==> inputs of v29 <==
Design datapath, start of the top module:
module datapath (
    part,
    clock,
    value,
    positive,
    reset,
    counter,
    result
);
Settings: LEC_CHECK=0, ABC_AREA=1, CAP_MARGIN=20, CORE_MARGIN=2, CORE_UTILIZATION=57, CTS_CLUSTER_DIAMETER=381, CTS_CLUSTER_SIZE=31, HOLD_SLACK_MARGIN=0.3, SETUP_SLACK_MARGIN=4.78, SLEW_MARGIN=20; clock period 23.9 ns.
run.sh (not shown) runs the stock make flow with config.mk's settings and CLKGATE_MAP_FILE=.
==> v36: changes against v29 <==
==> flow/config.mk (replaced) <==
export PLATFORM = sky130hd
export DESIGN_NAME = datapath
export DESIGN_NICKNAME = datapath
export VERILOG_FILES = /design/flow/design.v
export SDC_FILE = /design/flow/constraint.sdc
export NUM_CORES = 4
export LEC_CHECK = 0
export CAP_MARGIN = 20
export CORE_MARGIN = 2
export CORE_UTILIZATION = 10
export SLEW_MARGIN = 20
==> flow/constraint.sdc (replaced) <==
create_clock -name core_clock -period 58.6 [get_ports {clock}]
set_input_delay 11.7200 -clock core_clock [delete_from_list [all_inputs] [get_ports {clock}]]
set_output_delay 11.7200 -clock core_clock [all_outputs]
set_load 0.01 [all_outputs]
==> results <==
| quantity | v29 | v36 |
|---|---|---|
| Result of the run | failed layout checks | timing/DRC/antenna clean |
| Layout check failures | negative setup slack | - |
| Crit-path max FO | 7 | 11 |
| Post-layout instance count excluding filler cells | 4181 | 5536 |
| Finished layout cell area | 0.03269 sq mm | 0.02720 sq mm |
| Placed instance count | 4077 | 5528 |
| Seq/Total Area, Yosys | 2.683% | 2.815% |
| Buffer count excluding the clock tree in the final layout | 763 | 62 |
| Fin Clk Skew | 0.004282 ns | 0.008395 ns |
| Number of inserted filler cells in the final layout | 2835 | 26040 |
| Number of global-route vias before repair | 23550 | 18460 |
| Non-clock buffers, area share | 18.61% | 2.181% |
| Post-place instance area | 0.03003 sq mm | 0.02705 sq mm |
| Avg Inst Size Synth | 8.264 sq um | 9.207 sq um |
| Total number of vias | 22050 | 16820 |
| Total global-route track usage | 32.84% | 5.273% |
| Detail Placement HPWL | 59500 um | 53940 um |
| 1st-pass router iterations | 7 | 5 |
| Number of logic gates | 2096 | 1812 |
| Total core area | 0.04111 sq mm | 0.2268 sq mm |
| Hold_ws | 0.5316 ns | 0.5120 ns |
| Number of antenna violations at the first check in global routing | 0 | 2 |
| Fraction of met1 tracks used by global routing | 41.30% | 6.654% |

---

==> job 2026 <==
==> flow/design.v <==
module datapath (
    part,
    clock,
    value,
    positive,
    reset,
    counter,
    result
);
    input part;
    input clock;
    input [15:0] value;
    input positive;
    input reset;
    output [15:0] counter;
    output [15:0] result;
    wire [15:0] _65 = 16'b0000000000000000;
    wire [15:0] _64 = 16'b0000000000000000;
    wire _102;
    wire _100;
    wire _101;
    wire _103;
    wire [15:0] _104;
    wire _96;
    wire _92;
    wire _93;
    wire _90;
    wire _91;
    wire _94;
    wire _95;
    wire _97;
    wire [15:0] _98;
    wire _86;
    wire _84;
    wire _81;
    wire _82;
    wire _79;
    wire _80;
    wire _83;
    wire _85;
    wire _87;
    wire [15:0] _88;
    wire [41:0] _73 = 42'b000000000000000000000010100011110101110001;
    wire [25:0] _71 = 26'b00000000000000000000000000;
    wire [41:0] _72;
    wire [83:0] _74;
    wire [57:0] _75;
    wire [25:0] _70 = 26'b00000000000000000000000000;
    wire [83:0] _76;
    wire [15:0] _77;
    wire [15:0] _78;
    wire [15:0] _89;
    wire [15:0] _99;
    wire [15:0] _105;
    wire [15:0] _67 = 16'b0000000000000001;
    wire [15:0] _68;
    wire [15:0] _62 = 16'b0000000000000000;
    wire [15:0] _58 = 16'b0000000001100100;
    wire [41:0] _53 = 42'b000000000000000000000010100011110101110001;
    wire [25:0] _51 = 26'b00000000000000000000000000;
    wire [41:0] _52;
    wire [83:0] _54;
    wire [57:0] _55;
    wire [25:0] _50 = 26'b00000000000000000000000000;
    wire [83:0] _56;
    wire [15:0] _57;
    wire [31:0] _59;
    wire [15:0] _60;
    wire [15:0] _48 = 16'b0000000000110010;
    wire [15:0] _44 = 16'b0000000001100100;
    wire [41:0] _39 = 42'b000000000000000000000010100011110101110001;
    wire [25:0] _37 = 26'b00000000000000000000000000;
    wire [41:0] _38;
    wire [83:0] _40;
    wire [57:0] _41;
    wire [25:0] _36 = 26'b00000000000000000000000000;
    wire [83:0] _42;
    wire [15:0] _43;
    wire [31:0] _45;
    wire [15:0] _46;
    wire [15:0] _34;
    wire [15:0] _29 = 16'b0000000001100100;
    wire [41:0] _24 = 42'b000000000000000000000010100011110101110001;
    wire [25:0] _22 = 26'b00000000000000000000000000;
    wire [41:0] _23;
    wire [83:0] _25;
    wire [57:0] _26;
    wire [25:0] _21 = 26'b00000000000000000000000000;
    wire [83:0] _27;
    wire [15:0] _28;
    wire [31:0] _30;
    wire [15:0] _31;
    wire [15:0] _32;
    wire [15:0] _19 = 16'b0000000001100100;
    wire [15:0] _20;
    wire [15:0] _33;
    wire [15:0] _35;
    wire [15:0] _47;
    wire [15:0] _49;
    wire [15:0] _61;
    wire _63;
    wire [15:0] _69;
    wire _2;
    wire [15:0] _106;
    wire [15:0] _107;
    wire [15:0] _3;
    reg [15:0] _66;
    wire vdd = 1'b1;
    wire [15:0] _16 = 16'b0000000000000000;
    wire [15:0] _15 = 16'b0000000000000000;
    wire _6;
    wire [15:0] _137 = 16'b0000000000110010;
    wire [15:0] _133 = 16'b0000000001100100;
    wire [41:0] _128 = 42'b000000000000000000000010100011110101110001;
    wire [25:0] _126 = 26'b00000000000000000000000000;
    wire [41:0] _127;
    wire [83:0] _129;
    wire [57:0] _130;
    wire [25:0] _125 = 26'b00000000000000000000000000;
    wire [83:0] _131;
    wire [15:0] _132;
    wire [31:0] _134;
    wire [15:0] _135;
    wire [15:0] _123;
    wire [15:0] _118 = 16'b0000000001100100;
    wire [41:0] _113 = 42'b000000000000000000000010100011110101110001;
    wire [25:0] _111 = 26'b00000000000000000000000000;
    wire [41:0] _112;
    wire [83:0] _114;
    wire [57:0] _115;
    wire [25:0] _110 = 26'b00000000000000000000000000;
    wire [83:0] _116;
    wire [15:0] _117;
    wire [31:0] _119;
    wire [15:0] _120;
    wire [15:0] _8;
    wire [15:0] _121;
    wire [15:0] _108 = 16'b0000000001100100;
    wire [15:0] _109;
    wire [15:0] _122;
    wire _10;
    wire [15:0] _124;
    wire [15:0] _136;
    wire _12;
    wire [15:0] _138;
    wire [15:0] _13;
    reg [15:0] _18;
    assign _102 = _49 == _62;
    assign _100 = _18 == _62;
    assign _101 = ~ _100;
    assign _103 = _101 & _102;
    assign _104 = _103 ? _67 : _62;
    assign _96 = _49 < _18;
    assign _92 = _49 == _62;
    assign _93 = ~ _92;
    assign _90 = _18 == _62;
    assign _91 = ~ _90;
    assign _94 = _91 & _93;
    assign _95 = _94 & _10;
    assign _97 = _95 & _96;
    assign _98 = _97 ? _67 : _62;
    assign _86 = _18 < _49;
    assign _84 = ~ _10;
    assign _81 = _49 == _62;
    assign _82 = ~ _81;
    assign _79 = _18 == _62;
    assign _80 = ~ _79;
    assign _83 = _80 & _82;
    assign _85 = _83 & _84;
    assign _87 = _85 & _86;
    assign _88 = _87 ? _67 : _62;
    assign _72 = { _71, _8 };
    assign _74 = _72 * _73;
    assign _75 = _74[83:26];
    assign _76 = { _70, _75 };
    assign _77 = _76[15:0];
    assign _78 = _66 + _77;
    assign _89 = _78 + _88;
    assign _99 = _89 + _98;
    assign _105 = _99 + _104;
    assign _68 = _66 + _67;
    assign _52 = { _51, _49 };
    assign _54 = _52 * _53;
    assign _55 = _54[83:26];
    assign _56 = { _50, _55 };
    assign _57 = _56[15:0];
    assign _59 = _57 * _58;
    assign _60 = _59[15:0];
    assign _38 = { _37, _35 };
    assign _40 = _38 * _39;
    assign _41 = _40[83:26];
    assign _42 = { _36, _41 };
    assign _43 = _42[15:0];
    assign _45 = _43 * _44;
    assign _46 = _45[15:0];
    assign _34 = _18 + _32;
    assign _23 = { _22, _8 };
    assign _25 = _23 * _24;
    assign _26 = _25[83:26];
    assign _27 = { _21, _26 };
    assign _28 = _27[15:0];
    assign _30 = _28 * _29;
    assign _31 = _30[15:0];
    assign _32 = _8 - _31;
    assign _20 = _18 + _19;
    assign _33 = _20 - _32;
    assign _35 = _10 ? _34 : _33;
    assign _47 = _35 - _46;
    assign _49 = _12 ? _48 : _47;
    assign _61 = _49 - _60;
    assign _63 = _61 == _62;
    assign _69 = _63 ? _68 : _66;
    assign _2 = part;
    assign _106 = _2 ? _105 : _69;
    assign _107 = _12 ? _62 : _106;
    assign _3 = _107;
    always @(posedge _6) begin
        _66 <= _3;
    end
    assign _6 = clock;
    assign _127 = { _126, _124 };
    assign _129 = _127 * _128;
    assign _130 = _129[83:26];
    assign _131 = { _125, _130 };
    assign _132 = _131[15:0];
    assign _134 = _132 * _133;
    assign _135 = _134[15:0];
    assign _123 = _18 + _121;
    assign _112 = { _111, _8 };
    assign _114 = _112 * _113;
    assign _115 = _114[83:26];
    assign _116 = { _110, _115 };
    assign _117 = _116[15:0];
    assign _119 = _117 * _118;
    assign _120 = _119[15:0];
    assign _8 = value;
    assign _121 = _8 - _120;
    assign _109 = _18 + _108;
    assign _122 = _109 - _121;
    assign _10 = positive;
    assign _124 = _10 ? _123 : _122;
    assign _136 = _124 - _135;
    assign _12 = reset;
    assign _138 = _12 ? _137 : _136;
    assign _13 = _138;
    always @(posedge _6) begin
        _18 <= _13;
    end
    assign counter = _18;
    assign result = _66;
endmodule
==> flow/run.sh <==
#!/bin/bash
# the make line also repeats each setting of config.mk as NAME=value (left out here)
make -C /OpenROAD-flow-scripts/flow DESIGN_CONFIG=/design/flow/config.mk WORK_HOME=/design/flow/orfs CLKGATE_MAP_FILE= finish
==> flow/config.mk <==
export PLATFORM = sky130hd
export DESIGN_NAME = datapath
export DESIGN_NICKNAME = datapath
export VERILOG_FILES = /design/flow/design.v
export SDC_FILE = /design/flow/constraint.sdc
export NUM_CORES = 4
export LEC_CHECK = 0
export CAP_MARGIN = 20
export CORE_MARGIN = 8
export CORE_UTILIZATION = 48
export CTS_CLUSTER_DIAMETER = 206
export CTS_CLUSTER_SIZE = 98
export GPL_ROUTABILITY_DRIVEN = 0
export GPL_TIMING_DRIVEN = 0
export HOLD_SLACK_MARGIN = -0.09
export MAX_ROUTING_LAYER = met4
export PLACE_DENSITY = 0.38
export SLEW_MARGIN = 10
export TNS_END_PERCENT = 40
==> flow/constraint.sdc <==
create_clock -name core_clock -period 38.5 [get_ports {clock}]
set_input_delay 7.7000 -clock core_clock [delete_from_list [all_inputs] [get_ports {clock}]]
set_output_delay 7.7000 -clock core_clock [all_outputs]
set_load 0.01 [all_outputs]
==> job 3645 (differences from job 2026) <==
ABC_AREA = 1   (was default)
CORE_MARGIN = 2   (was 8)
CORE_UTILIZATION = 71   (was 48)
CTS_CLUSTER_DIAMETER = 223   (was 206)
CTS_CLUSTER_SIZE = default   (was 98)
GPL_ROUTABILITY_DRIVEN = default   (was 0)
GPL_TIMING_DRIVEN = default   (was 0)
HOLD_SLACK_MARGIN = default   (was -0.09)
MAX_ROUTING_LAYER = default   (was met4)
PLACE_DENSITY = default   (was 0.38)
SLEW_MARGIN = 20   (was 10)
TNS_END_PERCENT = default   (was 40)
==> flow/constraint.sdc (replaced) <==
create_clock -name core_clock -period 34.3 [get_ports {clock}]
set_input_delay 6.8600 -clock core_clock [delete_from_list [all_inputs] [get_ports {clock}]]
set_output_delay 6.8600 -clock core_clock [all_outputs]
set_load 0.01 [all_outputs]
==> job 1957 (differences from job 2026) <==
ABC_AREA = 1   (was default)
CAP_MARGIN = 5   (was 20)
CELL_PAD_IN_SITES_DETAIL_PLACEMENT = 1   (was default)
CELL_PAD_IN_SITES_GLOBAL_PLACEMENT = 3   (was default)
CORE_ASPECT_RATIO = 1.01   (was default)
CORE_MARGIN = 6   (was 8)
CORE_UTILIZATION = 27   (was 48)
CTS_CLUSTER_SIZE = 69   (was 98)
HOLD_SLACK_MARGIN = 0.21   (was -0.09)
MAX_ROUTING_LAYER = met5   (was met4)
PLACE_DENSITY = default   (was 0.38)
PLACE_DENSITY_LB_ADDON = 0.01   (was default)
TNS_END_PERCENT = 90   (was 40)
==> comparison <==
Worst hold slack, highest first: job 3645, job 1957, job 2026.
Against job 1957, the count of clock-buffer cells in the layout of job 2026 is lower by 1.
Non-clock buffer count: job 3645 > job 2026 > job 1957.
In job 3645 the register-to-register slack is lower than in job 1957, by 2300 ps.
Between job 3645 and job 1957, the lower die size is in job 3645 (gap about 60%, measured against job 1957).
In area after synthesis, job 3645 and job 1957 do not differ.
Final cell count, highest first: job 1957, job 3645, job 2026.
Between job 1957 and job 2026, the lower via count is in job 2026 (gap 8.2%, measured against job 2026).
==> figures <==
item	job 3645	job 2026	job 1957
Result of the run	timing/DRC/antenna clean	timing/DRC/antenna clean	timing/DRC/antenna clean
Least-Margin Pin Slew	894 ps	1040 ps	1320 ps
Synth Area in Simple Gates	0.132	0.0878	0.132
Port-buffer cells	51	51	49
Post-route worst setup slack	961 ps	621 ps	2020 ps
Cell at the slowest stage of the critical path	sky130_fd_sc_hd__fa_1	sky130_fd_sc_hd__fa_2	sky130_fd_sc_hd__fa_2
Number of diodes	0	1	0
Post-Place Worst Slack	-716 ps	-5000 ps	-2140 ps
Inserted tap cell count	448	607	1165
Standard-cell rows	67	79	109
Met3 usage in global routing	0.0345	0.0182	0.0131
Share of Yosys cell area claimed by the top area cell type	0.331	0.347	0.331
Mean routed wirelength per cell	17.9 um	18.3 um	18.2 um
Layout buffer count excluding clock buffers	179	176	97
Core Region	33300 um2	46700 um2	87600 um2
Core utilization of the finished layout	0.810	0.570	0.303
Fraction of synthesized area in multiplexers	0	0.00522	0
Routed length on met2	31.7 mm	28.5 mm	36.8 mm
Insertion Delay late pin	280 ps	280 ps	290 ps
Tightest slew margin relative to the limit	0.402	0.305	0.118
